==> design/flow/config.mk <==
export PLATFORM = sky130hd
export DESIGN_NAME = tlb
export DESIGN_NICKNAME = tlb
export VERILOG_FILES = /design/flow/design.v
export SDC_FILE = /design/flow/constraint.sdc
export NUM_CORES = 4
export LEC_CHECK = 0
export CAP_MARGIN = 5
export CORE_ASPECT_RATIO = 0.69
export CORE_MARGIN = 2
export CORE_UTILIZATION = 49
export CTS_CLUSTER_SIZE = 74
export GPL_ROUTABILITY_DRIVEN = 0
export MAX_ROUTING_LAYER = met5
export PLACE_DENSITY = 0.65
export SETUP_SLACK_MARGIN = 0.6
export SLEW_MARGIN = 20
==> design/flow/constraint.sdc <==
create_clock -name core_clock -period 14.6 [get_ports {clk}]
set_input_delay 2.9200 -clock core_clock [delete_from_list [all_inputs] [get_ports {clk}]]
set_output_delay 2.9200 -clock core_clock [all_outputs]
set_load 0.01 [all_outputs]
==> design/flow/design.v <==
module tlb
(
    input  wire                      clk,
    input  wire [               18:0] s0_vppn    ,
    input  wire                       s0_va_bit12,
    input  wire [                9:0] s0_asid    ,
    output wire                       s0_found   ,
    output wire [$clog2(16)-1:0] s0_index   ,  
    output wire [               19:0] s0_ppn     ,
    output wire [                5:0] s0_ps      ,
    output wire [                1:0] s0_plv     ,
    output wire [                1:0] s0_mat     ,
    output wire                       s0_d       ,
    output wire                       s0_v       ,
    input  wire [               18:0] s1_vppn    ,
    input  wire                       s1_va_bit12,
    input  wire [                9:0] s1_asid    ,
    output wire                       s1_found   ,
    output wire [$clog2(16)-1:0] s1_index   ,
    output wire [               19:0] s1_ppn     ,
    output wire [                5:0] s1_ps      ,
    output wire [                1:0] s1_plv     ,
    output wire [                1:0] s1_mat     ,
    output wire                       s1_d       ,
    output wire                       s1_v       ,
    input  wire                      invtlb_valid,
    input  wire [               4:0] invtlb_op   ,
    input  wire                       we     ,
    input  wire [$clog2(16)-1:0] w_index,
    input  wire                       w_e    ,
    input  wire [               18:0] w_vppn ,
    input  wire [                5:0] w_ps   ,
    input  wire [                9:0] w_asid ,
    input  wire                       w_g    ,
    input  wire [               19:0] w_ppn0 ,
    input  wire [                1:0] w_plv0 ,
    input  wire [                1:0] w_mat0 ,
    input  wire                       w_d0   ,
    input  wire                       w_v0   ,
    input  wire [               19:0] w_ppn1 ,
    input  wire [                1:0] w_plv1 ,
    input  wire [                1:0] w_mat1 ,
    input  wire                       w_d1   ,
    input  wire                       w_v1   ,
    input  wire [$clog2(16)-1:0] r_index,
    output wire                       r_e    ,
    output wire [               18:0] r_vppn ,
    output wire [                5:0] r_ps   ,
    output wire [                9:0] r_asid ,
    output wire                       r_g    ,
    output wire [               19:0] r_ppn0 ,
    output wire [                1:0] r_plv0 ,
    output wire [                1:0] r_mat0 ,
    output wire                       r_d0   ,
    output wire                       r_v0   ,
    output wire [               19:0] r_ppn1 ,
    output wire [                1:0] r_plv1 ,
    output wire [                1:0] r_mat1 ,
    output wire                       r_d1   ,
    output wire                       r_v1
);
reg  [16-1:0] tlb_e                     ;
reg  [16-1:0] tlb_ps2MB                 ;  
reg  [        5:0] tlb_ps       [16-1:0];
reg  [       18:0] tlb_vppn     [16-1:0];
reg  [        9:0] tlb_asid     [16-1:0];
reg                tlb_g        [16-1:0];
reg  [       19:0] tlb_ppn0     [16-1:0];
reg  [        1:0] tlb_plv0     [16-1:0];
reg  [        1:0] tlb_mat0     [16-1:0];
reg                tlb_d0       [16-1:0];
reg                tlb_v0       [16-1:0];
reg  [       19:0] tlb_ppn1     [16-1:0];
reg  [        1:0] tlb_plv1     [16-1:0];
reg  [        1:0] tlb_mat1     [16-1:0];
reg                tlb_d1       [16-1:0];
reg                tlb_v1       [16-1:0];
wire [       15:0] match0                    ;
wire [       15:0] match1                    ;
assign match0[ 0] = (s0_vppn[18:9]==tlb_vppn[ 0][18:9])
                 && (tlb_ps2MB[ 0] || s0_vppn[8:0]==tlb_vppn[ 0][8:0])
                 && ((s0_asid==tlb_asid[ 0]) || tlb_g[ 0])
                 && tlb_e[0];
assign match0[ 1] = (s0_vppn[18:9]==tlb_vppn[ 1][18:9])
                 && (tlb_ps2MB[ 1] || s0_vppn[8:0]==tlb_vppn[ 1][8:0])
                 && ((s0_asid==tlb_asid[ 1]) || tlb_g[ 1])
                 && tlb_e[1];
assign match0[ 2] = (s0_vppn[18:9]==tlb_vppn[ 2][18:9])
                 && (tlb_ps2MB[ 2] || s0_vppn[8:0]==tlb_vppn[ 2][8:0])
                 && ((s0_asid==tlb_asid[ 2]) || tlb_g[ 2])
                 && tlb_e[2];
assign match0[ 3] = (s0_vppn[18:9]==tlb_vppn[ 3][18:9])
                 && (tlb_ps2MB[ 3] || s0_vppn[8:0]==tlb_vppn[ 3][8:0])
                 && ((s0_asid==tlb_asid[ 3]) || tlb_g[ 3])
                 && tlb_e[3];
assign match0[ 4] = (s0_vppn[18:9]==tlb_vppn[ 4][18:9])
                 && (tlb_ps2MB[ 4] || s0_vppn[8:0]==tlb_vppn[ 4][8:0])
                 && ((s0_asid==tlb_asid[ 4]) || tlb_g[ 4])
                 && tlb_e[4];
assign match0[ 5] = (s0_vppn[18:9]==tlb_vppn[ 5][18:9])
                 && (tlb_ps2MB[ 5] || s0_vppn[8:0]==tlb_vppn[ 5][8:0])
                 && ((s0_asid==tlb_asid[ 5]) || tlb_g[ 5])
                 && tlb_e[5];
assign match0[ 6] = (s0_vppn[18:9]==tlb_vppn[ 6][18:9])
                 && (tlb_ps2MB[ 6] || s0_vppn[8:0]==tlb_vppn[ 6][8:0])
                 && ((s0_asid==tlb_asid[ 6]) || tlb_g[ 6])
                 && tlb_e[6];
assign match0[ 7] = (s0_vppn[18:9]==tlb_vppn[ 7][18:9])
                 && (tlb_ps2MB[ 7] || s0_vppn[8:0]==tlb_vppn[ 7][8:0])
                 && ((s0_asid==tlb_asid[ 7]) || tlb_g[ 7])
                 && tlb_e[7];
assign match0[ 8] = (s0_vppn[18:9]==tlb_vppn[ 8][18:9])
                 && (tlb_ps2MB[ 8] || s0_vppn[8:0]==tlb_vppn[ 8][8:0])
                 && ((s0_asid==tlb_asid[ 8]) || tlb_g[ 8])
                 && tlb_e[8];
assign match0[ 9] = (s0_vppn[18:9]==tlb_vppn[ 9][18:9])
                 && (tlb_ps2MB[ 9] || s0_vppn[8:0]==tlb_vppn[ 9][8:0])
                 && ((s0_asid==tlb_asid[ 9]) || tlb_g[ 9])
                 && tlb_e[9];
assign match0[10] = (s0_vppn[18:9]==tlb_vppn[10][18:9])
                 && (tlb_ps2MB[10] || s0_vppn[8:0]==tlb_vppn[10][8:0])
                 && ((s0_asid==tlb_asid[10]) || tlb_g[10])
                 && tlb_e[10];
assign match0[11] = (s0_vppn[18:9]==tlb_vppn[11][18:9])
                 && (tlb_ps2MB[11] || s0_vppn[8:0]==tlb_vppn[11][8:0])
                 && ((s0_asid==tlb_asid[11]) || tlb_g[11])
                 && tlb_e[11];
assign match0[12] = (s0_vppn[18:9]==tlb_vppn[12][18:9])
                 && (tlb_ps2MB[12] || s0_vppn[8:0]==tlb_vppn[12][8:0])
                 && ((s0_asid==tlb_asid[12]) || tlb_g[12])
                 && tlb_e[12];
assign match0[13] = (s0_vppn[18:9]==tlb_vppn[13][18:9])
                 && (tlb_ps2MB[13] || s0_vppn[8:0]==tlb_vppn[13][8:0])
                 && ((s0_asid==tlb_asid[13]) || tlb_g[13])
                 && tlb_e[13];
assign match0[14] = (s0_vppn[18:9]==tlb_vppn[14][18:9])
                 && (tlb_ps2MB[14] || s0_vppn[8:0]==tlb_vppn[14][8:0])
                 && ((s0_asid==tlb_asid[14]) || tlb_g[14])
                 && tlb_e[14];
assign match0[15] = (s0_vppn[18:9]==tlb_vppn[15][18:9])
                 && (tlb_ps2MB[15] || s0_vppn[8:0]==tlb_vppn[15][8:0])
                 && ((s0_asid==tlb_asid[15]) || tlb_g[15])
                 && tlb_e[15];
assign match1[ 0] = (s1_vppn[18:9]==tlb_vppn[ 0][18:9])
                 && (tlb_ps2MB[ 0] || s1_vppn[8:0]==tlb_vppn[ 0][8:0])
                 && ((s1_asid==tlb_asid[ 0]) || tlb_g[ 0])
                 && tlb_e[0];
assign match1[ 1] = (s1_vppn[18:9]==tlb_vppn[ 1][18:9])
                 && (tlb_ps2MB[ 1] || s1_vppn[8:0]==tlb_vppn[ 1][8:0])
                 && ((s1_asid==tlb_asid[ 1]) || tlb_g[ 1])
                 && tlb_e[1];
assign match1[ 2] = (s1_vppn[18:9]==tlb_vppn[ 2][18:9])
                 && (tlb_ps2MB[ 2] || s1_vppn[8:0]==tlb_vppn[ 2][8:0])
                 && ((s1_asid==tlb_asid[ 2]) || tlb_g[ 2])
                 && tlb_e[2];
assign match1[ 3] = (s1_vppn[18:9]==tlb_vppn[ 3][18:9])
                 && (tlb_ps2MB[ 3] || s1_vppn[8:0]==tlb_vppn[ 3][8:0])
                 && ((s1_asid==tlb_asid[ 3]) || tlb_g[ 3])
                 && tlb_e[3];
assign match1[ 4] = (s1_vppn[18:9]==tlb_vppn[ 4][18:9])
                 && (tlb_ps2MB[ 4] || s1_vppn[8:0]==tlb_vppn[ 4][8:0])
                 && ((s1_asid==tlb_asid[ 4]) || tlb_g[ 4])
                 && tlb_e[4];
assign match1[ 5] = (s1_vppn[18:9]==tlb_vppn[ 5][18:9])
                 && (tlb_ps2MB[ 5] || s1_vppn[8:0]==tlb_vppn[ 5][8:0])
                 && ((s1_asid==tlb_asid[ 5]) || tlb_g[ 5])
                 && tlb_e[5];
assign match1[ 6] = (s1_vppn[18:9]==tlb_vppn[ 6][18:9])
                 && (tlb_ps2MB[ 6] || s1_vppn[8:0]==tlb_vppn[ 6][8:0])
                 && ((s1_asid==tlb_asid[ 6]) || tlb_g[ 6])
                 && tlb_e[6];
assign match1[ 7] = (s1_vppn[18:9]==tlb_vppn[ 7][18:9])
                 && (tlb_ps2MB[ 7] || s1_vppn[8:0]==tlb_vppn[ 7][8:0])
                 && ((s1_asid==tlb_asid[ 7]) || tlb_g[ 7])
                 && tlb_e[7];
assign match1[ 8] = (s1_vppn[18:9]==tlb_vppn[ 8][18:9])
                 && (tlb_ps2MB[ 8] || s1_vppn[8:0]==tlb_vppn[ 8][8:0])
                 && ((s1_asid==tlb_asid[ 8]) || tlb_g[ 8])
                 && tlb_e[8];
assign match1[ 9] = (s1_vppn[18:9]==tlb_vppn[ 9][18:9])
                 && (tlb_ps2MB[ 9] || s1_vppn[8:0]==tlb_vppn[ 9][8:0])
                 && ((s1_asid==tlb_asid[ 9]) || tlb_g[ 9])
                 && tlb_e[9];
assign match1[10] = (s1_vppn[18:9]==tlb_vppn[10][18:9])
                 && (tlb_ps2MB[10] || s1_vppn[8:0]==tlb_vppn[10][8:0])
                 && ((s1_asid==tlb_asid[10]) || tlb_g[10])
                 && tlb_e[10];
assign match1[11] = (s1_vppn[18:9]==tlb_vppn[11][18:9])
                 && (tlb_ps2MB[11] || s1_vppn[8:0]==tlb_vppn[11][8:0])
                 && ((s1_asid==tlb_asid[11]) || tlb_g[11])
                 && tlb_e[11];
assign match1[12] = (s1_vppn[18:9]==tlb_vppn[12][18:9])
                 && (tlb_ps2MB[12] || s1_vppn[8:0]==tlb_vppn[12][8:0])
                 && ((s1_asid==tlb_asid[12]) || tlb_g[12])
                 && tlb_e[12];
assign match1[13] = (s1_vppn[18:9]==tlb_vppn[13][18:9])
                 && (tlb_ps2MB[13] || s1_vppn[8:0]==tlb_vppn[13][8:0])
                 && ((s1_asid==tlb_asid[13]) || tlb_g[13])
                 && tlb_e[13];
assign match1[14] = (s1_vppn[18:9]==tlb_vppn[14][18:9])
                 && (tlb_ps2MB[14] || s1_vppn[8:0]==tlb_vppn[14][8:0])
                 && ((s1_asid==tlb_asid[14]) || tlb_g[14])
                 && tlb_e[14];
assign match1[15] = (s1_vppn[18:9]==tlb_vppn[15][18:9])
                 && (tlb_ps2MB[15] || s1_vppn[8:0]==tlb_vppn[15][8:0])
                 && ((s1_asid==tlb_asid[15]) || tlb_g[15])
                 && tlb_e[15];
assign s0_found     = match0[ 0] | match0[ 1] | match0[ 2] | match0[ 3]
                    | match0[ 4] | match0[ 5] | match0[ 6] | match0[ 7]
                    | match0[ 8] | match0[ 9] | match0[10] | match0[11]
                    | match0[12] | match0[13] | match0[14] | match0[15];
assign s0_index     = s0_found ? (match0[ 0] ? 4'h0 : (match0[ 1] ? 4'h1 : (
                                  match0[ 2] ? 4'h2 : (match0[ 3] ? 4'h3 : (
                                  match0[ 4] ? 4'h4 : (match0[ 5] ? 4'h5 : (
                                  match0[ 6] ? 4'h6 : (match0[ 7] ? 4'h7 : (
                                  match0[ 8] ? 4'h8 : (match0[ 9] ? 4'h9 : (
                                  match0[10] ? 4'ha : (match0[11] ? 4'hb : (
                                  match0[12] ? 4'hc : (match0[13] ? 4'hd : (
                                  match0[14] ? 4'he : (match0[15] ? 4'hf : 4'hx
                                  )))))))))))))))) : 4'hx;
wire even_or_odd0 = tlb_ps2MB[s0_index] ? s0_vppn[8] : s0_va_bit12;
assign s0_ppn		= s0_found ? (even_or_odd0 ? tlb_ppn1[s0_index] : tlb_ppn0[s0_index])
 :
								 20'hxxx;
assign s0_ps        =   tlb_ps[s0_index]  ;
assign s0_plv       =   even_or_odd0 ? tlb_plv1[s0_index] : tlb_plv0[s0_index];
assign s0_mat       =   even_or_odd0 ? tlb_mat1[s0_index] : tlb_mat0[s0_index];
assign s0_d         =   even_or_odd0 ? tlb_d1[s0_index] : tlb_d0[s0_index];
assign s0_v         =   even_or_odd0 ? tlb_v1[s0_index] : tlb_v0[s0_index];
assign s1_found     = match1[ 0] | match1[ 1] | match1[ 2] | match1[ 3]
                    | match1[ 4] | match1[ 5] | match1[ 6] | match1[ 7]
                    | match1[ 8] | match1[ 9] | match1[10] | match1[11]
                    | match1[12] | match1[13] | match1[14] | match1[15];
assign s1_index     = s1_found ? (match1[ 0] ? 4'h0 : (match1[ 1] ? 4'h1 : (
                                  match1[ 2] ? 4'h2 : (match1[ 3] ? 4'h3 : (
                                  match1[ 4] ? 4'h4 : (match1[ 5] ? 4'h5 : (
                                  match1[ 6] ? 4'h6 : (match1[ 7] ? 4'h7 : (
                                  match1[ 8] ? 4'h8 : (match1[ 9] ? 4'h9 : (
                                  match1[10] ? 4'ha : (match1[11] ? 4'hb : (
                                  match1[12] ? 4'hc : (match1[13] ? 4'hd : (
                                  match1[14] ? 4'he : (match1[15] ? 4'hf : 4'hx
                                  )))))))))))))))) : 4'hx;
wire even_or_odd1 = tlb_ps2MB[s1_index] ? s1_vppn[8] : s1_va_bit12;
assign s1_ppn		= s1_found ? (even_or_odd1 ? tlb_ppn1[s1_index] : tlb_ppn0[s1_index])
 :
								 20'hxxx;
assign s1_ps        =   tlb_ps[s1_index]  ;
assign s1_plv       =   even_or_odd1 ? tlb_plv1[s1_index] : tlb_plv0[s1_index];
assign s1_mat       =   even_or_odd1 ? tlb_mat1[s1_index] : tlb_mat0[s1_index];
assign s1_d         =   even_or_odd1 ? tlb_d1[s1_index] : tlb_d0[s1_index];
assign s1_v         =   even_or_odd1 ? tlb_v1[s1_index] : tlb_v0[s1_index];
integer i;
always @(posedge clk) begin
    if(invtlb_valid) begin
        if(invtlb_op == 5'b00000||invtlb_op == 5'b00001) begin
            for(i = 0; i < 16; i = i+1) begin
                tlb_e[i] <= 1'b0;
            end
        end
        else if(invtlb_op == 5'b00010) begin
            for(i = 0; i < 16; i = i+1) begin
                if(tlb_g[i] == 1'b1) begin
                    tlb_e[i] <= 1'b0;
                end
            end
        end
        else if(invtlb_op == 5'b00011) begin
            for(i = 0; i < 16; i = i+1) begin
                if(tlb_g[i]==1'b0) begin
                    tlb_e[i] <= 1'b0;
                end
            end
        end
        else if(invtlb_op == 5'b00100) begin
            for(i = 0; i < 16; i = i+1) begin
                if(tlb_g[i]==1'b0 && tlb_asid[i]==s1_asid) begin
                    tlb_e[i] <= 1'b0;
                end
            end
        end
        else if(invtlb_op == 5'b00101) begin
            for(i = 0; i < 16; i = i+1) begin
                if(tlb_g[i]==1'b0 && tlb_asid[i]==s1_asid && tlb_vppn[i][18:9]==s1_vppn[18:9] && (tlb_ps2MB[i] || s1_vppn[8:0] == tlb_vppn[i][8:0])) begin
                    tlb_e[i] <= 1'b0;
                end
            end
        end
        else if(invtlb_op == 5'b00110) begin
            for(i = 0; i < 16; i = i+1) begin
                if((tlb_g[i]==1'b1 || tlb_asid[i]==s1_asid) && tlb_vppn[i][18:9]==s1_vppn[18:9] && (tlb_ps2MB[i] || s1_vppn[8:0] == tlb_vppn[i][8:0])) begin
                    tlb_e[i] <= 1'b0;
                end
            end
        end
    end
    if(we) begin
        tlb_e[w_index]       <= w_e                    ;
        tlb_ps[w_index]      <= w_ps                   ;
        tlb_ps2MB[w_index]   <= (w_ps == 6'h15) ? 1 : 0; 
        tlb_vppn[w_index]    <= w_vppn                 ;
        tlb_asid[w_index]    <= w_asid                 ;
        tlb_g[w_index]       <= w_g                    ;
        tlb_ppn0[w_index]    <= w_ppn0                 ;
        tlb_plv0[w_index]    <= w_plv0                 ;
        tlb_mat0[w_index]    <= w_mat0                 ;
        tlb_d0[w_index]      <= w_d0                   ;
        tlb_v0[w_index]      <= w_v0                   ;
        tlb_ppn1[w_index]    <= w_ppn1                 ;
        tlb_plv1[w_index]    <= w_plv1                 ;
        tlb_mat1[w_index]    <= w_mat1                 ;
        tlb_d1[w_index]      <= w_d1                   ;
        tlb_v1[w_index]      <= w_v1                   ;
    end
end
assign r_e      = tlb_e[r_index]   ;
assign r_vppn   = tlb_vppn[r_index];
assign r_ps     = tlb_ps[r_index]  ;
assign r_asid   = tlb_asid[r_index];
assign r_g      = tlb_g[r_index]   ;
assign r_ppn0   = tlb_ppn0[r_index];
assign r_plv0   = tlb_plv0[r_index];
assign r_mat0   = tlb_mat0[r_index];
assign r_d0     = tlb_d0[r_index]  ;
assign r_v0     = tlb_v0[r_index]  ;
assign r_ppn1   = tlb_ppn1[r_index];
assign r_plv1   = tlb_plv1[r_index];
assign r_mat1   = tlb_mat1[r_index];
assign r_d1     = tlb_d1[r_index]  ;
assign r_v1     = tlb_v1[r_index]  ;
endmodule
==> design/flow/run.sh <==
#!/bin/bash
# the make line also repeats each setting of config.mk as NAME=value (left out here)
make -C /OpenROAD-flow-scripts/flow DESIGN_CONFIG=/design/flow/config.mk WORK_HOME=/design/flow/orfs CLKGATE_MAP_FILE= finish
==> run notes, run 1 <==
Implementation numbers.

- The utilization after layout is 55.4%.
- The logic gate share of total power is 10.1%.
- According to the timing report, the critical path is captured at s0_ppn[4].
- The count of mapped cells out of synthesis is 6385.
- The overall power is 9610 µW.
- The met1 capacity usage during global routing is 49.3%.
- STA classifies the critical path startpoint as an input pin.
- Of the total synthesized cell area, the portion taken by AND, OR, NAND and NOR gates is 7.25%.
- The hold-critical path endpoint is tlb_e[6].
- Detailed placement finished with a half-perimeter wire length of 202000 µm.
- The fraction of power consumed by the clock network is 40.7%.
- The highest supply drop recorded on VDD is 0.113 mV.
- Sorting the Yosys area breakdown by cell type puts at the top sky130_fd_sc_hd__edfxtp_1.
- The core region is 173000 µm².
- The critical path endpoint has a required time of 11680 ps.
- The die footprint is 177000 µm².
- The routed design could run at a clock period as short as 13600 ps.
- In the final run the clock tree shows a worst skew of 28.1 ps.
- The CTS tree is built.
- For this run the aggregate overflow at the end of global routing stands at 0.
- The number of vias after detailed routing is 61800.
- The post-synth area from yosys stat is 85100 µm².
- Once the clock tree was built, the resizer swapped 0 gates to a different size.
- The net count after synthesis is 6554.
- The layout overhead on the synthesized area is 12.6%.
- The category of cells accounting for the largest share of critical-path delay is buffers and inverters.
- The static leakage is 0.0346 µW.
- The sequential cell area is 43100 µm².
- For this run, the number of Yosys warnings is 1.
- The worst setup path is of the in2out kind.
- The main flop type after synthesis is sky130_fd_sc_hd__edfxtp_1.
- Looking at the clock tree report, the maximum root-to-sink buffer count equals 3.
- After synthesis, the share of flip-flops with an asynchronous set or reset is 0%.
- STA lists the startpoint of the worst hold path as tlb_e[6].
- On the worst path, the slowest cell contributes a delay of 1090 ps.
- The most critical min-delay path falls under reg2reg.
- The final layout contains routed wiring with a total length of 314000 µm.
- Measured along the y axis, the die boundary spans 350 µm.
- The portion of synthesized area spent on multiplexers is 24.0%.
- The mapped netlist covers 85100 µm².
- For the worst reg-to-reg path, the endpoint reported by OpenROAD is tlb_e[3].
- The power in sequential cells is 4730 µW.
- The CTS H-tree depth is 4.
- The average size of a mapped cell is 13.3 µm².
- Together, buffers and inverters on the worst path number 4.
- The pin count of the biggest net entering global routing is 141.
- Switching power as a fraction of the total was reported as 24.2%.
- The via density per instance is 6.88.
- The power report puts the net switching power at 2320 µW.
- The power density normalized to cell area is 100 nW/µm².
- After routing, the total negative slack on setup checks comes to 0 ps.
- The residual antenna-violating net count after detailed routing is 0.
- The clock network consumes a total of 3910 µW.
- Yosys attributes the largest share of cell area to sky130_fd_sc_hd__edfxtp_1 50%, sky130_fd_sc_hd__mux4_2 12%, sky130_fd_sc_hd__mux2i_1 11%, sky130_fd_sc_hd__xor2_1 6.1%, sky130_fd_sc_hd__xnor2_1 3.5%.
- The measured slew at the worst slew-check pin is 1300 ps.
- Per the final timing report, the hold violations number 0.
- The number of unique standard cell types used by synthesis is 78.
- The master cell of the clock root buffer is sky130_fd_sc_hd__clkbuf_16.
- The number of max-slew violations in the final report is 0.
- The number of nets in the layout is 6702.
- In this run the critical path is formed by clkdlybuf4s50_1, xor2_1, nor4_1, a41oi_1, nor4_1, nor2b_1, o311ai_1, nand2_4, buf_12, buf_4, mux2_2, o21ai_0, o21ai_0, o21ai_0, mux2i_1, clkdlybuf4s50_1.
- The OpenROAD report gives the critical path a data arrival time of 10680 ps.
- The CTS buffer count is 147.
- STA classifies the critical path endpoint as a primary output.
- The row count is 127.
- The number of clock sinks is 1440.
- Per report_power, the Combinational row totals 969 µW.
- The first global-routing pass estimated 439000 µm of wire.
- The floorplan report gives the top-level pin count as 328.
- The x dimension of the die is 506 µm.
- The routed length per instance is 35.0 µm.
- Setup slack on the worst reg-to-reg path comes out at 11390 ps.
- The register share after synthesis is 50.6%.
- The floorplan step records an initial core utilization of 49.2%.
- Setup repair after global routing left no endpoint under its margin.
- Along the worst hold path, the cell count comes to 2.
- In the Yosys report the total cell count is 6385.
- The layer flagged by global routing as most heavily used is met1.
- The critical path's most frequent cell is sky130_fd_sc_hd__o21ai_0.
- The maximum clock frequency is 73.5 MHz.
- The internal power summed over all cells is 7290 µW.
- The run finished with no timing, DRC or antenna violations.
- Clock-pin slew was measured on the worst setup and hold paths at 60 ps.
- The origin of the critical flop-to-flop path is tlb_vppn[3][14].
- The number of register bits inferred by synthesis is 1440.
- The most common cell in the netlist is sky130_fd_sc_hd__edfxtp_1.
- As logged by OpenROAD, the buffers inserted on ports number 327.
- Summing the areas of all xor and xnor instances in the mapped netlist gives 9.57% of the synthesized area.
- The group that draws the most power in this run is sequential cells.
- The report puts the cell count of the worst reg-to-reg path at 9.
- The number of antenna violations at the first check in global routing is 33.
- The start point of the critical path is s0_vppn[2].
- Dividing the final minimum period by the clock period gives 93.2%.
- Across the run, the number of max-cap violations was 0.
- The overall fraction of global-route tracks in use is 34.7%.
- The relative contribution of sequential cells to total power is 49.2%.
- The via count of the first global-routing pass was 58600.
- The main logic family after synthesis is multiplexers.
- The relative max-transition margin is 12.5%.
- The number of iterations in the first detailed-routing pass is 12.
- Once iteration 0 of detailed routing completed, the report listed 9861 DRC markers.
- Per the layout area report, the combinational gate area comes to 40100 µm².
- In the global route stage, met3 resource usage came out at 13.1%.
- The largest fanout on the critical path is 123.
- The synthesized design devotes to its leading area cell type 50.2% of total area.
- The number of flops mapped to enable cells by yosys is 1424.
- The detailed-route DRC error count is 0.
- met2 track demand over resource after global routing is 48.2%.
- For this design, the slowest cell found on the critical path is sky130_fd_sc_hd__nor4_1.
- The final count of negative-setup-slack endpoints is 0.
- Across all stage logs, warnings added up to 53.
- At the later pin of the worst-skew pair, clock insertion delay measures 800 ps.
- Counting the fill cells in the layout gives 13800.
- In this run, the synthesized area fraction spent on AND-OR/OR-AND gates is recorded as 5.70%.
- Walking the critical path from launch to capture passes 16 cell instances.
- The post-CTS hold buffer count recorded in the log is 0.
- Once the clock tree was built, the setup fixing pass inserted 0 buffers.
- The commonest cells after synthesis are 1424 x sky130_fd_sc_hd__edfxtp_1, 923 x sky130_fd_sc_hd__mux2i_1, 590 x sky130_fd_sc_hd__xor2_1, 551 x sky130_fd_sc_hd__nand2_1, 445 x sky130_fd_sc_hd__mux4_2.
- Per the synthesis report, the adder-cell share of the synthesized area is 0.0588%.
final cells by class:
cell class	instances	share of cell area [%]
inverters	25	0.106
repair buffers	492	4.95
multi-input cells	4427	41.8
diodes	12	0.0313
clock inverters	95	1.06
flip-flops and latches	1440	45.0
clock buffers	175	4.06
well taps	2322	3.03
metal layers:
| layer | routed length, µm | share of wire, % |
|---|---|---|
| met5 | 502 | 0.16 |
| met4 | 12500 | 4.0 |
| met3 | 46000 | 15 |
| met2 | 130000 | 41 |
| met1 | 125000 | 40 |
stage by stage:
step                cells  worst slack, ps  area (µm²)  hold WS (ps)
CTS                  8976             1350       95700           502
global route         8987              962       95800           538
floorplan            6385             4090       85100           459
finish               8988             1000       95800           508
detailed placement   8706             1330       90800           493
global placement     8706             1450       90800           488
==> inputs of run 2 (changes only) <==
- ABC_AREA: unset -> 1
- CAP_MARGIN: 5 -> 10
- CORE_ASPECT_RATIO: 0.69 -> 0.92
- CORE_UTILIZATION: 49 -> 72
- CTS_CLUSTER_DIAMETER: unset -> 82
- CTS_CLUSTER_SIZE: 74 -> 79
- GPL_ROUTABILITY_DRIVEN: 0 -> unset
- HOLD_SLACK_MARGIN: unset -> 0.28
- MAX_ROUTING_LAYER: met5 -> unset
- PLACE_DENSITY: 0.65 -> unset
- SETUP_SLACK_MARGIN: 0.6 -> -0.22
- clock period: 14.6 -> 4.25 ns (I/O delays scaled with it)
==> run 2 against run 1 <==
  * The flow now stops in global routing (5_1_grt)
  * Synthesized cell count rose by 77%
  * Synthesized area increased by 7.8%
  * Die size decreased by 26%
==> run notes, run 2 <==
Physical implementation.

- Result of the run: did not finish (was finished clean).
- The last stage the flow got to is global routing (5_1_grt).
- The tool reported: "[ERROR GRT-0232] Routing congestion too high. Check the congestion heatmap in the GUI".
- Global routing used 90.1% of the available tracks across all layers.
- The top-area cell type share of the netlist area came to 46.6% (was 50.2%).
- The cell area after placement came to 108000 µm² (was 90800 µm²).
- The row count is 125 (was 127).
- The effective utilization at floorplan is 72.6% (was 49.2%).
- The area fraction in and, or, nand and nor cells is 22.8% (was 7.25%).
- The main logic family after synthesis is simple AND/OR/NAND/NOR gates (was multiplexers).
- The leading area contributor after synthesis is sky130_fd_sc_hd__edfxtp_1 (unchanged).
- The maximum root-to-sink buffer count is 3 (unchanged).
- Ranking of synthesized cells by area: sky130_fd_sc_hd__edfxtp_1 47%, sky130_fd_sc_hd__nand2_1 9.0%, sky130_fd_sc_hd__nand3_1 7.7%, sky130_fd_sc_hd__o21ai_0 6.5%, sky130_fd_sc_hd__inv_1 4.7% (was sky130_fd_sc_hd__edfxtp_1 50%, sky130_fd_sc_hd__mux4_2 12%, sky130_fd_sc_hd__mux2i_1 11%, sky130_fd_sc_hd__xor2_1 6.1%, sky130_fd_sc_hd__xnor2_1 3.5%).
- The number of input and output port buffers inserted was 327 (unchanged).
- The number of nets at floorplan is 11500 (was 6554).
- The master cell of the clock root buffer is sky130_fd_sc_hd__clkbuf_16 (unchanged).
- The average size of a mapped cell is 8.09 µm² (was 13.3 µm²).
- The number of register bits inferred by synthesis is 1440 (unchanged).
- The placement summary gives the final routability congestion estimate as 1.23.
- The die height was 346 µm (was 350 µm).
- The register share after synthesis is 47.0% (was 50.6%).
- The HPWL after detailed placement came to 269000 µm (was 202000 µm).
- The number of cells in the yosys synthesis report is 11300 (was 6385).
- The die footprint is 130000 µm² (was 177000 µm²).
- The multiplexer share of the synthesized area is 0% (was 24.0%).
- The x dimension of the die was 376 µm (was 506 µm).
- The number of I/O pins was 328 (unchanged).
- The number of unique standard cell types used by synthesis is 70 (was 78).
- The most common cell in the netlist was sky130_fd_sc_hd__nand2_1 (was sky130_fd_sc_hd__edfxtp_1).
- The warning count from the yosys run came to 1 (unchanged).
- The number of clock sinks is 1440 (unchanged).
- The CTS H-tree depth came to 2 (was 4).
- The area fraction in xor and xnor cells is 3.49% (was 9.57%).
- The post-synthesis share of cell area spent on full adders, half adders and majority gates is 0.0546% (was 0.0588%).
- The number of flops mapped to enable cells by yosys came to 1424 (unchanged).
- Most numerous cell types in the synthesized netlist: 2207 x sky130_fd_sc_hd__nand2_1, 1424 x sky130_fd_sc_hd__edfxtp_1, 1415 x sky130_fd_sc_hd__nand3_1, 1186 x sky130_fd_sc_hd__o21ai_0, 1142 x sky130_fd_sc_hd__inv_1 (was 1424 x sky130_fd_sc_hd__edfxtp_1, 923 x sky130_fd_sc_hd__mux2i_1, 590 x sky130_fd_sc_hd__xor2_1, 551 x sky130_fd_sc_hd__nand2_1, 445 x sky130_fd_sc_hd__mux4_2).
- The post-synth design cell area is 91700 µm² (was 85100 µm²).
- The proportion of synthesized flip-flops having asynchronous set or reset came to 0% (unchanged).
- The aoi/oai-family share of the synthesized area is 17.1% (was 5.70%).
- The main flop type after synthesis was sky130_fd_sc_hd__edfxtp_1 (unchanged).
- The CTS buffer count is 56 (was 147).
- The area inside the core boundary is 126000 µm² (was 173000 µm²).
- The post-synth area from yosys stat is 91700 µm² (was 85100 µm²).
- The count of mapped cells out of synthesis was 11300 (was 6385).
- The overall overflow remaining after global route is 655.
## run 2: layer usage
| metal | track usage [%] | GRT overflow |
|---|---|---|
| met1 | 90.9 | 58 |
| met2 | 96.8 | 255 |
| met3 | 84.6 | 103 |
| met4 | 86.5 | 225 |
| met5 | 72.2 | 14 |
## run 2: timing repair
action / CTS
gates cloned: 52
resized: 849
hold buffers: 0
pin swaps: 158
buffers inserted: 135
setup endpoints to repair: 74
## run 2: stage by stage
stage                     hold WS (ps)  total power (µW)  std cells  utilization [%]  worst slack [ps]
after detailed placement           575             21100      14000             85.3             -2480
after global placement             557             20900      14000             85.3             -2260
after floorplan                    498             18600      11300                -             -1490
after CTS                          603             29300      14300             90.8             -1460
==> inputs of run 3 (changes only) <==
- ABC_AREA: 1 -> unset
- CAP_MARGIN: 10 -> 20
- CORE_ASPECT_RATIO: 0.92 -> unset
- CORE_UTILIZATION: 72 -> 40
- CTS_CLUSTER_DIAMETER: 82 -> unset
- CTS_CLUSTER_SIZE: 79 -> unset
- HOLD_SLACK_MARGIN: 0.28 -> unset
- SETUP_SLACK_MARGIN: -0.22 -> 0.3
- clock period: 4.25 -> 10.0 ns (I/O delays scaled with it)
==> run 3 against run 2 <==
  * Now clean on timing, DRC and antenna
  * Synthesized cell count shrank 44%
  * Die size up 66%
  * Synthesized area down 7.2%
==> run notes, run 3 <==
Implementation numbers.

- Result of the run: finished clean (was did not finish).
- Entering global routing, the biggest net connects 90 pins.
- The worst setup path endpoint is s1_ppn[7].
- The via count of the first global-routing pass is 60900.
- The launch point of the critical path was reported as s1_vppn[14].
- The worst setup path is captured at a primary output.
- In the finished design, the share of the clock period the worst path needs comes to 97.3%.
- The static leakage is 0.0367 µW.
- The number of cells in the yosys synthesis report is 6385 (was 11300).
- STA shows the worst min-delay path finishing at tlb_e[6].
- The number of clock sinks is 1440 (unchanged).
- The number of antenna violations at the first check in global routing is 34.
- The die height came to 465 µm (was 346 µm).
- Looking at the power breakdown, sequential logic takes 47.0% of the total.
- The number of vias after detailed routing is 62400.
- The number of max-slew violations in the final report is 0.
- For reference, the critical path cell chain is dlygate4sd2_1, buf_4, xor2_1, nor4_1, nand4_1, nor4b_4, buf_4, a21oi_4, o41a_1, a41oi_4, buf_12, buf_12, buf_12, mux2i_1, o22ai_1, a211oi_1, mux2i_1, clkdlybuf4s50_1.
- The number of cells on the worst reg-to-reg path is 9.
- The total length of routed met3 wires is 33900 µm.
- The data required time reported for the critical path is 8000 ps.
- The largest fanout on the critical path is 35.
- The cell count of the worst hold path is 2.
- The post-route report lists met1 wire length as 137000 µm.
- The number of nets at floorplan was 6554 (was 11500).
- The routed length on met2 is 148000 µm.
- The master cell of the clock root buffer is sky130_fd_sc_hd__clkbuf_16 (unchanged).
- The x dimension of the die is 465 µm (was 376 µm).
- The start point of the worst hold path is tlb_e[6].
- For this design the total switching power over the nets is 3670 µW.
- The design draws 14700 µW.
- The maximum root-to-sink buffer count came to 3 (unchanged).
- The main flop type after synthesis is sky130_fd_sc_hd__edfxtp_1 (unchanged).
- The main logic family after synthesis is multiplexers (was simple AND/OR/NAND/NOR gates).
- Summed over all combinational cells, the power is 1510 µW.
- The power report lists the clock group at 6290 µW.
- The weighted congestion at the end of routability-driven global placement is 1.03 (was 1.23).
- The area fraction in xor and xnor cells was 9.57% (was 3.49%).
- The end-of-flow timing check tallies setup violations at 0.
- The detailed router used layers up to and including met5.
- Compared with the post-synthesis result, the final layout area differs by 18.3%.
- Broken down by cell family, the worst path's largest delay share belongs to buffers and inverters.
- In the final design database the tool counted 7003 nets.
- The origin of the critical flop-to-flop path is tlb_asid[15][4].
- In this run the maximum-capacitance check reported violations numbering 0.
- The effective utilization at floorplan was 40.2% (was 72.6%).
- Across all stage logs, warnings added up to 32.
- The area fraction in and, or, nand and nor cells is 7.25% (was 22.8%).
- The post-synthesis share of cell area spent on full adders, half adders and majority gates is 0.0588% (was 0.0546%).
- The clock insertion delay at the later pin of the skew report is 850 ps.
- The top-area cell type share of the netlist area is 50.2% (was 46.6%).
- The count of mapped cells out of synthesis is 6385 (was 11300).
- Setup slack on the worst reg-to-reg path comes out at 6730 ps.
- For this run, the slowest stage of the critical path takes 630 ps.
- The report lists the power per cell area as 146 nW/µm².
- The warning count from the yosys run is 1 (unchanged).
- The number of register bits inferred by synthesis came to 1440 (unchanged).
- Looking at the group totals, the largest power group turns out to be sequential cells.
- The number of unique standard cell types used by synthesis is 78 (was 70).
- The switching portion of total power comes to 24.9%.
- The critical-path cell with the highest stage delay is sky130_fd_sc_hd__nor4_1.
- The final-layout fill cell count is 18600.
- The timing report notes that buffer and inverter cells on the critical path total 7.
- In this run the remaining antenna-violating nets after routing total 0.
- Clock-pin slew was measured on the worst setup and hold paths at 60 ps.
- The CTS H-tree depth came to 4 (was 2).
- The CTS tree is built.
- Per report_power, the Sequential row totals 6910 µW.
- The DRC violation total left in the routed layout is recorded as 0.
- The overall routed net length is 334000 µm.
- The critical path's most frequent cell is sky130_fd_sc_hd__buf_12.
- The aoi/oai-family share of the synthesized area was 5.70% (was 17.1%).
- Ranking of synthesized cells by area: sky130_fd_sc_hd__edfxtp_1 50%, sky130_fd_sc_hd__mux4_2 12%, sky130_fd_sc_hd__mux2i_1 11%, sky130_fd_sc_hd__xor2_1 6.1%, sky130_fd_sc_hd__xnor2_1 3.5% (was sky130_fd_sc_hd__edfxtp_1 47%, sky130_fd_sc_hd__nand2_1 9.0%, sky130_fd_sc_hd__nand3_1 7.7%, sky130_fd_sc_hd__o21ai_0 6.5%, sky130_fd_sc_hd__inv_1 4.7%).
- The overall fraction of global-route tracks in use is 30.1%.
- The total instance count after detailed placement is 9470 (was 14000).
- The number of input and output port buffers inserted is 327 (unchanged).
- The fraction of power consumed by the clock network is 42.8%.
- The worst min-delay path category is reg2reg.
- Across all setup checks in the final design, the least slack found is 268 ps.
- In the final run the clock tree shows a worst skew of 32.5 ps.
- The post-synth area from yosys stat was 85100 µm² (was 91700 µm²).
- Final hold analysis gives a worst-case slack of 537 ps.
- The number of hold buffers added after cts was 0 (unchanged).
- Endpoints failing hold in the final report were tallied at 0.
- Most numerous cell types in the synthesized netlist: 1424 x sky130_fd_sc_hd__edfxtp_1, 923 x sky130_fd_sc_hd__mux2i_1, 590 x sky130_fd_sc_hd__xor2_1, 551 x sky130_fd_sc_hd__nand2_1, 445 x sky130_fd_sc_hd__mux4_2 (was 2207 x sky130_fd_sc_hd__nand2_1, 1424 x sky130_fd_sc_hd__edfxtp_1, 1415 x sky130_fd_sc_hd__nand3_1, 1186 x sky130_fd_sc_hd__o21ai_0, 1142 x sky130_fd_sc_hd__inv_1).
- The most common cell in the netlist is sky130_fd_sc_hd__edfxtp_1 (was sky130_fd_sc_hd__nand2_1).
- The post-synth design cell area is 85100 µm² (was 91700 µm²).
- The first global-routing pass estimated 465000 µm of wire.
- The CTS buffer count came to 165 (was 56).
- Internal power comes to 11000 µW.
- Setup repair after global routing could not meet its margin everywhere.
- Derived from the worst setup path, the maximum achievable clock frequency is 103 MHz.
- The leading area contributor after synthesis is sky130_fd_sc_hd__edfxtp_1 (unchanged).
- The post-route minimum period is 9730 ps.
- The die footprint is 216000 µm² (was 130000 µm²).
- Counting buffers and inverters, the worst setup path is 18 cells deep.
- The initial DRC count is 8336.
- The register share after synthesis is 50.6% (was 47.0%).
- The number of flops mapped to enable cells by yosys is 1424 (unchanged).
- Per the timing report, the most critical flop-to-flop path finishes at tlb_e[15].
- For this run, the detailed router reports a per-instance via density of 6.36.
- The average size of a mapped cell is 13.3 µm² (was 8.09 µm²).
- The start-to-end type of the worst setup path is in2out.
- The proportion of synthesized flip-flops having asynchronous set or reset is 0% (unchanged).
- The largest voltage drop on the vdd net is 0.188 mV.
- The relative max-transition margin is 21.3%.
- In the log, the iteration count for the first detailed-route pass is 6.
- The type of element launching the critical path is an input pin.
- The HPWL after detailed placement is 220000 µm (was 269000 µm).
- The area inside the core boundary came to 212000 µm² (was 126000 µm²).
- The multiplexer share of the synthesized area was 24.0% (was 0%).
- The row count came to 169 (was 125).
- The number of I/O pins came to 328 (unchanged).
- The count of cells in the finished layout, fillers not included, comes to 9815.
- The measured slew at the worst slew-check pin is 1170 ps.
- Dividing the detail-routed wire length by the instance count gives 34.1 µm.
- After global routing the overflow that remains totals 0.
- The worst endpoint data arrival time is 7730 ps.
- The flow reports that combinational logic draws 10.3% of the design power.
- The pre-CTS worst setup slack is -369 ps (was -2480 ps).
- The sum of negative setup slack is 0 ps.
==> run 3: cell type report <==
class                      instances  area, µm²  share of cell area [%]
sequential                      1440      43100                    42.8
multi-input combinational       4427      40500                    40.2
timing repair buffer             775       7850                    7.80
clock buffer                     193       4230                    4.21
tap                             2821       3530                    3.51
clock inverter                   114       1340                    1.33
inverter                          25        104                   0.103
antenna                           20       50.0                  0.0497
==> run 3: repair_timing <==
| action | 4_1_cts | 5_1_grt |
|---|---|---|
| setup endpoints to repair | 49 | 49 |
| hold endpoints to repair | 0 | 0 |
| pin swaps | 5 | 10 |
| cloned | 0 | 1 |
| resized | 50 | 66 |
| setup buffers | 6 | 10 |
==> run 3: through the flow <==
step / utilization, % / area, µm²
after floorplan: - / 85100
after global placement: 44.5 / 94300
after detailed placement: 44.5 / 94300
after CTS: 47.2 / 100000
after global routing: 47.5 / 101000
final: 47.5 / 101000
==> run 3: layer usage <==
| layer | GRT usage [%] | up-vias |
|---|---|---|
| li1 | - | 25700 |
| met1 | 41.9 | 32300 |
| met2 | 45.1 | 3782 |
| met3 | 6.54 | 644 |
| met4 | 13.3 | 18 |
| met5 | 0 | - |
==> inputs of run 4 (changes only) <==
- ABC_AREA: unset -> 1
- CAP_MARGIN: 20 -> 40
- CORE_MARGIN: 2 -> 7
- CTS_CLUSTER_SIZE: unset -> 72
- GPL_TIMING_DRIVEN: unset -> 1
- HOLD_SLACK_MARGIN: unset -> 0.01
- MAX_ROUTING_LAYER: unset -> met5
- SETUP_SLACK_MARGIN: 0.3 -> 1.31
- SLEW_MARGIN: 20 -> 10
- TNS_END_PERCENT: unset -> 95
==> run 4 against run 3 <==
  * Still clean on timing, DRC and antenna
  * Synthesized area up 7.8%
  * Setup slack gained 940 ps
  * Combinational power increased by 28%
==> run notes, run 4 <==
Implementation numbers.

- The sum of negative setup slack is 0 ps (unchanged).
- The number of register bits inferred by synthesis was 1440 (unchanged).
- The main flop type after synthesis is sky130_fd_sc_hd__edfxtp_1 (unchanged).
- The multiplexer share of the synthesized area is 0% (was 24.0%).
- The endpoint required time on the critical path was 8000 ps (about the same).
- The net switching share of the total power is 28.0% (was 24.9%).
- The CTS H-tree depth came to 4 (unchanged).
- The number of nets at floorplan is 11500 (was 6554).
- The cell count of the worst hold path came to 2 (unchanged).
- The main logic family after synthesis was simple AND/OR/NAND/NOR gates (was multiplexers).
- The switching component of the power is 4270 µW (was 3670 µW).
- CP Cell Sequence: clkdlybuf4s50_1, buf_12, buf_4, xor2_1, nor4_1, buf_4, nand4_1, a22oi_2, nand3_2, nand2_1, nand2_1, nand2_1, nand2_2, a21boi_4, buf_12, buf_12, nand2_1, nand3_1, nand3_1, nand3_1, nand2_1, nand3_1, nand2_1, clkdlybuf4s50_1 (was dlygate4sd2_1, buf_4, xor2_1, nor4_1, nand4_1, nor4b_4, buf_4, a21oi_4, o41a_1, a41oi_4, buf_12, buf_12, buf_12, mux2i_1, o22ai_1, a211oi_1, mux2i_1, clkdlybuf4s50_1).
- The origin of the critical flop-to-flop path is tlb_vppn[15][1] (was tlb_asid[15][4]).
- The number of vias after detailed routing is 94000 (was 62400).
- The aoi/oai-family share of the synthesized area is 17.1% (was 5.70%).
- The area inside the core boundary is 228000 µm² (was 212000 µm²).
- The critical-path cell with the highest stage delay is sky130_fd_sc_hd__clkdlybuf4s50_1 (was sky130_fd_sc_hd__nor4_1).
- The relative contribution of sequential cells to total power is 45.3% (was 47.0%).
- The internal power summed over all cells is 11000 µW (about the same).
- The layout overhead on the synthesized area is 19.2% (was 18.3%).
- The combinational gate power was 1940 µW (was 1510 µW).
- The maximum clock frequency was 114 MHz (was 103 MHz).
- The detailed-route DRC error count came to 0 (unchanged).
- The relative max-transition margin is 23.7% (was 21.3%).
- The overall power came to 15300 µW (was 14700 µW).
- The first-pass GRT wire length is 639000 µm (was 465000 µm).
- The start-to-end type of the worst setup path is in2out (unchanged).
- The die height came to 493 µm (was 465 µm).
- The number of iterations in the first detailed-routing pass is 7 (was 6).
- The logic gate share of total power came to 12.7% (was 10.3%).
- The pin count of the biggest net entering global routing was 229 (was 90).
- The number of cells on the worst reg-to-reg path is 12 (was 9).
- The post-synth design cell area is 91700 µm² (was 85100 µm²).
- The cell area after placement is 101000 µm² (was 94300 µm²).
- The warning count from the yosys run is 1 (unchanged).
- The overall routed net length is 460000 µm (was 334000 µm).
- The endpoint of the lowest-slack register-to-register path was tlb_e[15] (unchanged).
- The post-route minimum period is 8790 ps (was 9730 ps).
- The type of element launching the critical path is an input pin (unchanged).
- Ranking of synthesized cells by area: sky130_fd_sc_hd__edfxtp_1 47%, sky130_fd_sc_hd__nand2_1 9.0%, sky130_fd_sc_hd__nand3_1 7.7%, sky130_fd_sc_hd__o21ai_0 6.5%, sky130_fd_sc_hd__inv_1 4.7% (was sky130_fd_sc_hd__edfxtp_1 50%, sky130_fd_sc_hd__mux4_2 12%, sky130_fd_sc_hd__mux2i_1 11%, sky130_fd_sc_hd__xor2_1 6.1%, sky130_fd_sc_hd__xnor2_1 3.5%).
- Most numerous cell types in the synthesized netlist: 2207 x sky130_fd_sc_hd__nand2_1, 1424 x sky130_fd_sc_hd__edfxtp_1, 1415 x sky130_fd_sc_hd__nand3_1, 1186 x sky130_fd_sc_hd__o21ai_0, 1142 x sky130_fd_sc_hd__inv_1 (was 1424 x sky130_fd_sc_hd__edfxtp_1, 923 x sky130_fd_sc_hd__mux2i_1, 590 x sky130_fd_sc_hd__xor2_1, 551 x sky130_fd_sc_hd__nand2_1, 445 x sky130_fd_sc_hd__mux4_2).
- The register share after synthesis is 47.0% (was 50.6%).
- The initial DRC count is 15300 (was 8336).
- The worst min-delay path category is reg2reg (unchanged).
- The utilization after layout is 48.0% (was 47.5%).
- The critical path's most frequent cell is sky130_fd_sc_hd__nand2_1 (was sky130_fd_sc_hd__buf_12).
- The start point of the worst hold path is tlb_ps2MB[2] (was tlb_e[6]).
- The category of cells accounting for the largest share of critical-path delay is buffers and inverters (unchanged).
- The measured slew at the worst slew-check pin is 1140 ps (was 1170 ps).
- The residual antenna-violating net count after detailed routing is 0 (unchanged).
- The effective utilization at floorplan is 40.3% (was 40.2%).
- The x dimension of the die is 493 µm (was 465 µm).
- The number of antenna violations at the first check in global routing is 46 (was 34).
- The area fraction in and, or, nand and nor cells is 22.8% (was 7.25%).
- The clock insertion delay at the later pin of the skew report is 850 ps (about the same).
- The maximum single-stage delay on the critical path was 530 ps (was 630 ps).
- The number of max-slew violations in the final report is 0 (unchanged).
- The hold-critical path endpoint was tlb_ps2MB[2] (was tlb_e[6]).
- The area fraction in xor and xnor cells came to 3.49% (was 9.57%).
- The post-synth area from yosys stat was 91700 µm² (was 85100 µm²).
- The fraction of power consumed by the clock network is 42.0% (was 42.8%).
- The number of cells in the yosys synthesis report is 11300 (was 6385).
- The proportion of synthesized flip-flops having asynchronous set or reset is 0% (unchanged).
- The number of unique standard cell types used by synthesis is 70 (was 78).
- The CTS tree is built (unchanged).
- The most common cell in the netlist is sky130_fd_sc_hd__nand2_1 (was sky130_fd_sc_hd__edfxtp_1).
- The HPWL after detailed placement is 294000 µm (was 220000 µm).
- The worst endpoint data arrival time was 6790 ps (was 7730 ps).
- The largest voltage drop on the vdd net is 0.204 mV (was 0.188 mV).
- The master cell of the clock root buffer is sky130_fd_sc_hd__clkbuf_16 (unchanged).
- The setup slack of the most critical reg-to-reg path was 6900 ps (was 6730 ps).
- The routed length per instance is 31.1 µm (was 34.1 µm).
- The number of flops mapped to enable cells by yosys is 1424 (unchanged).
- The final clock period utilization by the worst path is 87.9% (was 97.3%).
- The top-area cell type share of the netlist area is 46.6% (was 50.2%).
- The power density normalized to cell area came to 140 nW/µm² (was 146 nW/µm²).
- The main power-consuming group is sequential cells (unchanged).
- The number of I/O pins is 328 (unchanged).
- The start point of the critical path is s1_vppn[0] (was s1_vppn[14]).
- The reported max-cap violation count is 0 (unchanged).
- The tool warning count is 53 (was 32).
- The average size of a mapped cell came to 8.09 µm² (was 13.3 µm²).
- The number of hold buffers added after cts is 0 (unchanged).
- The final tally of hold violations is 0 (unchanged).
- The number of input and output port buffers inserted is 327 (unchanged).
- The die footprint is 243000 µm² (was 216000 µm²).
- Result of the run: finished clean (unchanged).
- The critical path capture point type is a primary output (unchanged).
- The post-CTS clock slew at the launch and capture registers of the worst setup and hold paths came to 60 ps (about the same).
- The CTS buffer count is 173 (was 165).
- The final count of negative-setup-slack endpoints is 0 (unchanged).
- The weighted congestion at the end of routability-driven global placement is 0.983 (was 1.03).
- The maximum root-to-sink buffer count is 3 (unchanged).
- The total number of cells along the worst setup path is 24 (was 18).
- The summed area of non-filler cells in the final layout is 109000 µm² (was 101000 µm²).
- The largest fanout on the critical path is 41 (was 35).
- The largest clock skew in the final design is 26.7 ps (was 32.5 ps).
- The via count of the first global-routing pass is 87400 (was 60900).
- Unrepaired setup endpoints after global routing: true (unchanged).
- The buffer and inverter count on the worst path was 7 (unchanged).
- The number of nets in the layout is 11800 (was 7003).
- The worst setup path endpoint is s1_ppn[13] (was s1_ppn[7]).
- The overall fraction of global-route tracks in use was 35.8% (was 30.1%).
- The overall overflow remaining after global route is 0 (unchanged).
- The count of mapped cells out of synthesis is 11300 (was 6385).
- The leading area contributor after synthesis was sky130_fd_sc_hd__edfxtp_1 (unchanged).
- The power of the clock network came to 6410 µW (was 6290 µW).
- The static leakage is 0.0424 µW (was 0.0367 µW).
- The row count is 175 (was 169).
- The number of clock sinks came to 1440 (unchanged).
- The via density per instance was 6.36 (about the same).
- The power in sequential cells is 6910 µW (about the same).
- The post-synthesis share of cell area spent on full adders, half adders and majority gates was 0.0546% (was 0.0588%).
run 4: metrics by stage:
step	std cells	worst slack (ps)	hold slack (ps)
4_1_cts	14700	1290	586
6_report	14800	1210	578
3_3_place_gp	14300	386	559
2_1_floorplan	11300	3020	498
3_5_place_dp	14400	489	566
5_1_grt	14800	1110	605
run 4: routing by layer:
layer  share of wire [%]  GRT usage (%)
met1                  39           47.5
met2                  42           53.3
met3                  13           9.25
met4                 6.4           19.8
met5               0.065              0
run 4: area by class of cell:
type / count / area, µm²
fillers: 21600 / 118000
flip-flops and latches: 1440 / 43100
multi-input cells: 7837 / 40800
repair buffers: 953 / 11200
inverters: 1205 / 4730
clock buffers: 209 / 4510
well taps: 3009 / 3760
clock inverters: 114 / 1130
diodes: 20 / 50.0
repair inverters: 1 / 6.26
run 4: repair_timing:
item	4_1_cts	5_1_grt
cloned	9	12
endpoints found under the setup margin	66	64
resized	211	275
buffers inserted	22	45
pin swaps	16	47
==> inputs of run 5 (changes only) <==
- ABC_AREA: 1 -> 0
- CAP_MARGIN: 40 -> 20
- CELL_PAD_IN_SITES_GLOBAL_PLACEMENT: unset -> 3
- CORE_ASPECT_RATIO: unset -> 1.23
- CORE_MARGIN: 7 -> 2
- CORE_UTILIZATION: 40 -> 63
- CTS_CLUSTER_DIAMETER: unset -> 321
- CTS_CLUSTER_SIZE: 72 -> unset
- GPL_ROUTABILITY_DRIVEN: unset -> 0
- HOLD_SLACK_MARGIN: 0.01 -> 0.13
- MAX_ROUTING_LAYER: met5 -> met4
- PLACE_DENSITY_LB_ADDON: unset -> 0.15
- SETUP_SLACK_MARGIN: 1.31 -> -0.31
- SLEW_MARGIN: 10 -> 15
- TNS_END_PERCENT: 95 -> 40
- clock period: 10.0 -> 11.2 ns (I/O delays scaled with it)
==> run 5 against run 4 <==
  * The flow now stops in global placement without I/O (3_1_place_gp_skip_io)
  * Synthesized cell count fell by 44%
  * Die size fell by 43%
  * Synthesized area fell by 7.2%
==> run notes, run 5 <==
Physical implementation.

- The post-synth area from yosys stat is 85100 µm² (was 91700 µm²).
- The warning count from the yosys run is 1 (unchanged).
- Most numerous cell types in the synthesized netlist: 1424 x sky130_fd_sc_hd__edfxtp_1, 923 x sky130_fd_sc_hd__mux2i_1, 590 x sky130_fd_sc_hd__xor2_1, 551 x sky130_fd_sc_hd__nand2_1, 445 x sky130_fd_sc_hd__mux4_2 (was 2207 x sky130_fd_sc_hd__nand2_1, 1424 x sky130_fd_sc_hd__edfxtp_1, 1415 x sky130_fd_sc_hd__nand3_1, 1186 x sky130_fd_sc_hd__o21ai_0, 1142 x sky130_fd_sc_hd__inv_1).
- Ranking of synthesized cells by area: sky130_fd_sc_hd__edfxtp_1 50%, sky130_fd_sc_hd__mux4_2 12%, sky130_fd_sc_hd__mux2i_1 11%, sky130_fd_sc_hd__xor2_1 6.1%, sky130_fd_sc_hd__xnor2_1 3.5% (was sky130_fd_sc_hd__edfxtp_1 47%, sky130_fd_sc_hd__nand2_1 9.0%, sky130_fd_sc_hd__nand3_1 7.7%, sky130_fd_sc_hd__o21ai_0 6.5%, sky130_fd_sc_hd__inv_1 4.7%).
- The effective utilization at floorplan is 63.5% (was 40.3%).
- The main flop type after synthesis is sky130_fd_sc_hd__edfxtp_1 (unchanged).
- The number of flops mapped to enable cells by yosys came to 1424 (unchanged).
- The area inside the core boundary was 134000 µm² (was 228000 µm²).
- The area fraction in and, or, nand and nor cells is 7.25% (was 22.8%).
- The count of mapped cells out of synthesis is 6385 (was 11300).
- The number of unique standard cell types used by synthesis was 78 (was 70).
- The die height is 412 µm (was 493 µm).
- The main logic family after synthesis is multiplexers (was simple AND/OR/NAND/NOR gates).
- The area fraction in xor and xnor cells is 9.57% (was 3.49%).
- The number of register bits inferred by synthesis came to 1440 (unchanged).
- The row count is 149 (was 175).
- The last stage the flow got to is global placement without I/O (3_1_place_gp_skip_io).
- The average size of a mapped cell is 13.3 µm² (was 8.09 µm²).
- The most common cell in the netlist is sky130_fd_sc_hd__edfxtp_1 (was sky130_fd_sc_hd__nand2_1).
- The leading area contributor after synthesis is sky130_fd_sc_hd__edfxtp_1 (unchanged).
- The aoi/oai-family share of the synthesized area is 5.70% (was 17.1%).
- The tool reported: "[ERROR FLW-0024] Place density exceeds 1.0 (current PLACE_DENSITY_LB_ADDON =  0.15). Please check if the value of  PLACE_DENSITY_LB_ADDON is between 0 and 0.99".
- The post-synthesis share of cell area spent on full adders, half adders and majority gates is 0.0588% (was 0.0546%).
- The multiplexer share of the synthesized area came to 24.0% (was 0%).
- The x dimension of the die was 335 µm (was 493 µm).
- The proportion of synthesized flip-flops having asynchronous set or reset is 0% (unchanged).
- The die footprint is 138000 µm² (was 243000 µm²).
- Result of the run: did not finish (was finished clean).
- The post-synth design cell area is 85100 µm² (was 91700 µm²).
- The number of nets at floorplan was 6554 (was 11500).
- The number of cells in the yosys synthesis report is 6385 (was 11300).
- The register share after synthesis came to 50.6% (was 47.0%).
- The top-area cell type share of the netlist area is 50.2% (was 46.6%).
==> inputs of run 6 (changes only) <==
- ABC_AREA: 0 -> unset
- CAP_MARGIN: 20 -> 5
- CELL_PAD_IN_SITES_GLOBAL_PLACEMENT: 3 -> unset
- CORE_ASPECT_RATIO: 1.23 -> unset
- CORE_UTILIZATION: 63 -> 72
- CTS_CLUSTER_DIAMETER: 321 -> unset
- CTS_CLUSTER_SIZE: unset -> 60
- GPL_ROUTABILITY_DRIVEN: 0 -> unset
- GPL_TIMING_DRIVEN: 1 -> unset
- HOLD_SLACK_MARGIN: 0.13 -> unset
- PLACE_DENSITY_LB_ADDON: 0.15 -> 0.06
- SETUP_SLACK_MARGIN: -0.31 -> 1.55
- SLEW_MARGIN: 15 -> 20
- TNS_END_PERCENT: 40 -> 5
- clock period: 11.2 -> 5.49 ns (I/O delays scaled with it)
==> run 6 against run 5 <==
  * The run fails in global routing (5_1_grt)
  * Die size is 12% lower
  * Synthesized cell count stayed put
  * Synthesized area stayed put
==> run notes, run 6 <==
Physical implementation.

- The last stage the flow got to is global routing (5_1_grt) (was global placement without I/O (3_1_place_gp_skip_io)).
- The effective utilization at floorplan was 72.4% (was 63.5%).
- The master cell of the clock root buffer is sky130_fd_sc_hd__clkbuf_16.
- The number of nets at floorplan was 6554 (unchanged).
- Most numerous cell types in the synthesized netlist: 1424 x sky130_fd_sc_hd__edfxtp_1, 923 x sky130_fd_sc_hd__mux2i_1, 590 x sky130_fd_sc_hd__xor2_1, 551 x sky130_fd_sc_hd__nand2_1, 445 x sky130_fd_sc_hd__mux4_2 (unchanged).
- The row count came to 126 (was 149).
- Result of the run: did not finish (unchanged).
- The die height came to 348 µm (was 412 µm).
- The CTS buffer count is 154.
- The proportion of synthesized flip-flops having asynchronous set or reset is 0% (unchanged).
- The total instance count after detailed placement is 8974.
- The warning count from the yosys run is 1 (unchanged).
- The weighted congestion at the end of routability-driven global placement is 1.15.
- The die footprint was 121000 µm² (was 138000 µm²).
- The main logic family after synthesis is multiplexers (unchanged).
- The number of flops mapped to enable cells by yosys came to 1424 (unchanged).
- The pre-CTS worst setup slack is -2500 ps.
- The number of clock sinks is 1440.
- The register share after synthesis is 50.6% (unchanged).
- The leading area contributor after synthesis is sky130_fd_sc_hd__edfxtp_1 (unchanged).
- The number of register bits inferred by synthesis is 1440 (unchanged).
- The post-synth design cell area is 85100 µm² (unchanged).
- Per the CTS log, the buffer count on the longest clock path is 3.
- The placement report lists the number of port buffers as 327.
- The number of unique standard cell types used by synthesis is 78 (unchanged).
- Ranking of synthesized cells by area: sky130_fd_sc_hd__edfxtp_1 50%, sky130_fd_sc_hd__mux4_2 12%, sky130_fd_sc_hd__mux2i_1 11%, sky130_fd_sc_hd__xor2_1 6.1%, sky130_fd_sc_hd__xnor2_1 3.5% (unchanged).
- The main flop type after synthesis was sky130_fd_sc_hd__edfxtp_1 (unchanged).
- The top-area cell type share of the netlist area is 50.2% (unchanged).
- The aoi/oai-family share of the synthesized area is 5.70% (unchanged).
- The post-synth area from yosys stat came to 85100 µm² (unchanged).
- The count of mapped cells out of synthesis is 6385 (unchanged).
- The number of cells in the yosys synthesis report is 6385 (unchanged).
- The x dimension of the die was 348 µm (was 335 µm).
- The H-tree generated during clock tree synthesis spans 4 levels.
- The multiplexer share of the synthesized area is 24.0% (unchanged).
- The area fraction in and, or, nand and nor cells is 7.25% (unchanged).
- The number of I/O pins is 328.
- The average size of a mapped cell is 13.3 µm² (unchanged).
- The most common cell in the netlist is sky130_fd_sc_hd__edfxtp_1 (unchanged).
- The post-synthesis share of cell area spent on full adders, half adders and majority gates is 0.0588% (unchanged).
- The area fraction in xor and xnor cells is 9.57% (unchanged).
- After legalization and detailed placement, the total HPWL measured 216000 µm.
- The area inside the core boundary is 118000 µm² (was 134000 µm²).
-- run 6: repair_timing --
action                     in CTS
buffers inserted              153
hold buffers                    0
gates resized                 993
setup endpoints to repair     163
gates cloned                   30
pin swaps                     189
hold endpoints to repair        0
-- run 6: through the flow --
| stage | TNS (ps) | instance area [µm²] |
|---|---|---|
| 2_1_floorplan | -19090 | 85200 |
| 3_3_place_gp | -143810 | 99500 |
| 3_5_place_dp | -149000 | 99500 |
| 4_1_cts | -62790 | 109000 |
Power and IR drop assume default switching activity.
